==> 08-18: inputs <==
==> flow/design.v <==
`timescale 1ns / 1ps
module OV7670_MemController (
    input  logic        clk,
    input  logic        reset,
    input  logic        href,
    input  logic        vsync,
    input  logic [ 7:0] ov7670_data,
    output logic        we,
    output logic [16:0] wAddr,
    output logic [15:0] wData,
    output logic        camera_dp_en,
    output logic        v_finish_camera,
    output logic [ 9:0] x_pixel_camera,
    output logic [ 9:0] y_pixel_camera
);
    logic [15:0] pixel_data;
    logic [ 9:0] h_counter;   
    logic [ 9:0] v_counter;   
    assign wAddr = v_counter * 320 + h_counter[9:1];
    assign wData = pixel_data;
    assign x_pixel_camera = h_counter / 2;
    assign y_pixel_camera = v_counter;
    assign camera_dp_en = ((x_pixel_camera < 320) && (y_pixel_camera < 240));
    always_ff @(posedge clk, posedge reset) begin
        if (reset) begin
            h_counter  <= 0;
            pixel_data <= 0;
            we         <= 1'b0;
        end else begin
            if (href) begin
                h_counter <= h_counter + 1;
                if (h_counter[0] == 0) begin
                    pixel_data[15:8] <= ov7670_data;
                    we               <= 1'b0;
                end else begin
                    pixel_data[7:0] <= ov7670_data;
                    we              <= 1'b1;
                end
            end else begin
                h_counter <= 0;
                we        <= 1'b0;
            end
        end
    end
    always_ff @(posedge clk, posedge reset) begin
        if (reset) begin
            v_counter <= 0;
        end else begin
            if (vsync) begin
                v_counter <= 0;
            end else begin
                if (h_counter == (320 * 2 - 1)) begin
                    v_counter <= v_counter + 1;
                end
            end
        end
    end
    logic v_sync_flag;
    always_ff @(posedge clk or posedge reset) begin
        if (reset) begin
            v_sync_flag <= 0;
            v_finish_camera <= 0;
        end else if (vsync) begin
            if (!v_sync_flag) begin
                v_sync_flag <= 1;
                v_finish_camera <= 1;
            end else begin
                v_finish_camera <= 0;
            end
        end else begin
            v_sync_flag <= 0;
            v_finish_camera <= 0;
        end
    end
endmodule
module negedge_detect (
    input  logic clk,
    input  logic reset,
    input  logic x,
    output logic o_tick
);
    logic tmp_reg;
    always_ff @(posedge clk or posedge reset) begin
        if (reset) begin
            tmp_reg <= 0;
        end else begin
            tmp_reg <= x;
        end
    end
    assign o_tick = (~x) & tmp_reg;
endmodule
`timescale 1ns / 1ps
module rgb_to_hsv (
    input  logic [4:0] r_data,
    input  logic [5:0] g_data,
    input  logic [4:0] b_data,
    output logic [1:0] r_g_decision,     
    output logic [7:0] s_data,
    output logic [7:0] v_data
);
    localparam GREEN_R_MAX_THRESHOLD = 120;
    localparam GREEN_G_MIN_THRESHOLD = 180;
    localparam GREEN_B_MAX_THRESHOLD = 120;
    localparam RED_R_MIN_THRESHOLD = 190;
    localparam RED_G_MAX_THRESHOLD = 100;
    localparam RED_B_MAX_THRESHOLD = 100;
    logic [7:0] r_8b;
    logic [7:0] g_8b;
    logic [7:0] b_8b;
    logic [7:0] max_val;
    logic [7:0] min_val;
    assign r_8b = {r_data, r_data[4:2]};
    assign g_8b = {g_data, g_data[5:4]};
    assign b_8b = {b_data, b_data[4:2]};
    always_comb begin
        if ((g_8b >= GREEN_G_MIN_THRESHOLD) && (r_8b <= GREEN_R_MAX_THRESHOLD) && (b_8b <= GREEN_B_MAX_THRESHOLD)) begin
            r_g_decision = 1;
        end
        else if ((r_8b >= RED_R_MIN_THRESHOLD) && (g_8b <= RED_G_MAX_THRESHOLD) && (b_8b <= RED_B_MAX_THRESHOLD)) begin
            r_g_decision = 0;
        end else begin
            r_g_decision = 2;
        end
    end
    find_max_val U_MAX_VAL (
        .x1 (r_8b),
        .x2 (g_8b),
        .x3 (b_8b),
        .max(max_val)
    );
    find_min_val U_MIN_VAL (
        .x1 (r_8b),
        .x2 (g_8b),
        .x3 (b_8b),
        .min(min_val)
    );
    assign v_data = max_val;
    always_comb begin
        if (!max_val) begin
            s_data = 0;
        end else begin
            s_data = ((max_val - min_val) * 255) / max_val;
        end
    end
endmodule
module find_max_val (
    input  logic [7:0] x1,
    input  logic [7:0] x2,
    input  logic [7:0] x3,
    output logic [7:0] max
);
    logic [7:0] temp_max;
    assign temp_max = (x1 > x2) ? x1 : x2;
    assign max = (temp_max > x3) ? temp_max : x3;
endmodule
module find_min_val (
    input  logic [7:0] x1,
    input  logic [7:0] x2,
    input  logic [7:0] x3,
    output logic [7:0] min
);
    logic [7:0] temp_min;
    assign temp_min = (x1 < x2) ? x1 : x2;
    assign min = (temp_min < x3) ? temp_min : x3;
endmodule
`timescale 1ns / 1ps
module Label_Gen (
    input  logic [7:0] s_data,
    input  logic [7:0] v_data,
    input  logic [1:0] r_g_decision,
    output logic [2:0] label_data
);
    localparam ROAD = 0;
    localparam WALK_ROAD = 1;
    localparam BACKGROUND = 2;
    localparam CAR = 3;
    localparam HUMAN = 4;
    localparam ROAD_V_THRESHOLD = 38;
    localparam ROAD_S_THRESHOLD = 77;
    localparam WALK_V_THRESHOLD = 179;
    localparam WALK_S_THRESHOLD = 51;
    always_comb begin
        if (r_g_decision == 0) begin
            label_data = CAR;
        end 
        else if (r_g_decision == 1) begin
            label_data = HUMAN;
        end 
        else if ((v_data >= WALK_V_THRESHOLD) && (s_data <= WALK_S_THRESHOLD)) begin
            label_data = WALK_ROAD;
        end
        else if((v_data <= ROAD_V_THRESHOLD) && (s_data <= ROAD_S_THRESHOLD)) begin
            label_data = ROAD;
        end 
        else begin
            label_data = BACKGROUND;
        end
    end
endmodule
`timescale 1ns / 1ps
module cam_pixel_labeler (
    input  logic        clk,
    input  logic        reset,
    input  logic        href,
    input  logic        vsync,
    input  logic [ 7:0] ov7670_data,
    output logic        we,
    output logic [16:0] wAddr,
    output logic [ 2:0] label_data,
    output logic        camera_dp_en,
    output logic        v_finish_camera,
    output logic [ 9:0] x_pixel_camera,
    output logic [ 9:0] y_pixel_camera
);
    logic [15:0] ov7670_wData;
    logic [ 1:0] r_g_decision;
    logic [ 7:0] s_data;
    logic [ 7:0] v_data;
    OV7670_MemController U_OV7670_MemController (
        .clk            (clk),
        .reset          (reset),
        .href           (href),
        .vsync          (vsync),
        .ov7670_data    (ov7670_data),
        .we             (we),
        .wAddr          (wAddr),
        .wData          (ov7670_wData),
        .camera_dp_en   (camera_dp_en),
        .v_finish_camera(v_finish_camera),
        .x_pixel_camera (x_pixel_camera),
        .y_pixel_camera (y_pixel_camera)
    );
    rgb_to_hsv U_rgb_to_hsv (
        .r_data      (ov7670_wData[15:11]),
        .g_data      (ov7670_wData[10:5]),
        .b_data      (ov7670_wData[4:0]),
        .s_data      (s_data),
        .v_data      (v_data),
        .r_g_decision(r_g_decision)
    );
    Label_Gen U_Label_Gen (
        .r_g_decision(r_g_decision),
        .s_data      (s_data),
        .v_data      (v_data),
        .label_data  (label_data)
    );
endmodule
==> flow/run.sh <==
#!/bin/bash
# the make line also repeats each setting of config.mk as NAME=value (left out here)
make -C /OpenROAD-flow-scripts/flow DESIGN_CONFIG=/design/flow/config.mk WORK_HOME=/design/flow/orfs CLKGATE_MAP_FILE= finish
==> flow/config.mk <==
export PLATFORM = sky130hd
export DESIGN_NAME = cam_pixel_labeler
export DESIGN_NICKNAME = cam_pixel_labeler
export VERILOG_FILES = /design/flow/design.v
export SDC_FILE = /design/flow/constraint.sdc
export NUM_CORES = 4
export LEC_CHECK = 0
export ABC_AREA = 1
export CAP_MARGIN = 20
export CORE_MARGIN = 2
export CORE_UTILIZATION = 57
export CTS_CLUSTER_DIAMETER = 357
export CTS_CLUSTER_SIZE = 98
export SLEW_MARGIN = 20
==> flow/constraint.sdc <==
create_clock -name core_clock -period 86.2 [get_ports {clk}]
set_input_delay 17.2400 -clock core_clock [delete_from_list [all_inputs] [get_ports {clk}]]
set_output_delay 17.2400 -clock core_clock [all_outputs]
set_load 0.01 [all_outputs]
==> 12-20 (differences from 08-18) <==
--- a/flow/config.mk
+++ b/flow/config.mk
@@ -8,7 +8,8 @@
 export ABC_AREA = 1
 export CAP_MARGIN = 20
 export CORE_MARGIN = 2
-export CORE_UTILIZATION = 57
-export CTS_CLUSTER_DIAMETER = 357
+export CORE_UTILIZATION = 69
+export CTS_CLUSTER_DIAMETER = 251
 export CTS_CLUSTER_SIZE = 98
 export SLEW_MARGIN = 20
+export TNS_END_PERCENT = 5
==> flow/constraint.sdc (replaced) <==
create_clock -name core_clock -period 49.5 [get_ports {clk}]
set_input_delay 9.9000 -clock core_clock [delete_from_list [all_inputs] [get_ports {clk}]]
set_output_delay 9.9000 -clock core_clock [all_outputs]
set_load 0.01 [all_outputs]
==> 02-26 (differences from 08-18) <==
==> flow/config.mk (replaced) <==
export PLATFORM = sky130hd
export DESIGN_NAME = cam_pixel_labeler
export DESIGN_NICKNAME = cam_pixel_labeler
export VERILOG_FILES = /design/flow/design.v
export SDC_FILE = /design/flow/constraint.sdc
export NUM_CORES = 4
export LEC_CHECK = 0
export CAP_MARGIN = 20
export CORE_MARGIN = 2
export CORE_UTILIZATION = 50
export SLEW_MARGIN = 20
==> flow/constraint.sdc (replaced) <==
create_clock -name core_clock -period 73.0 [get_ports {clk}]
set_input_delay 14.6000 -clock core_clock [delete_from_list [all_inputs] [get_ports {clk}]]
set_output_delay 14.6000 -clock core_clock [all_outputs]
set_load 0.01 [all_outputs]
==> qor summary <==
metric	12-20	02-26	08-18
Met2 Resource Use GR	-	0.638	0.517
Slowest cell delay on critical path	-	0.54 ns	0.58 ns
Sequential cell area	-	976 sq um	980 sq um
Root Buffer	-	clkbuf_16	clkbuf_16
Result of the run	did not finish	failed layout checks	finished clean
Failing step	detailed placement	-	-
Violated checks	-	setup timing	-
Final Max-Slew Violation Tally	-	0	0
Area post-placement	-	0.0356 sq mm	0.0280 sq mm
Proportion of cell area spent on the clock network	-	0.00470	0.00479
Place WS	-	-19.59 ns	-2.04 ns
Total number of sequential cells	-	39	39
Hold Path Stages	-	1	1
Sort of element at the start of the critical path	-	flip-flop	flip-flop
Yosys xor share	0.0770	0.0788	0.0770
Hold Startpoint	-	U_OV7670_MemController.v_sync_flag	U_OV7670_MemController.v_sync_flag
Critical path type	-	reg2out	reg2out
Combinational share of cell area	-	0.617	0.781
Pin count of the biggest net entering global routing	-	40	40
Plain + repair buffers	-	1567	216
Cell count after synthesis	4594	3185	4594
Deepest level of the CTS H-tree	-	2	2
Dpl hpwl	-	74.0 mm	61.9 mm
Fraction of the mapped netlist area in simple logic gates	0.464	0.279	0.464
Worst-case register-to-register setup slack	-	70.73 ns	83.71 ns
Sequential fraction of the synthesis area	0.0367	0.0407	0.0367
Number of buffers created by CTS	-	5	5
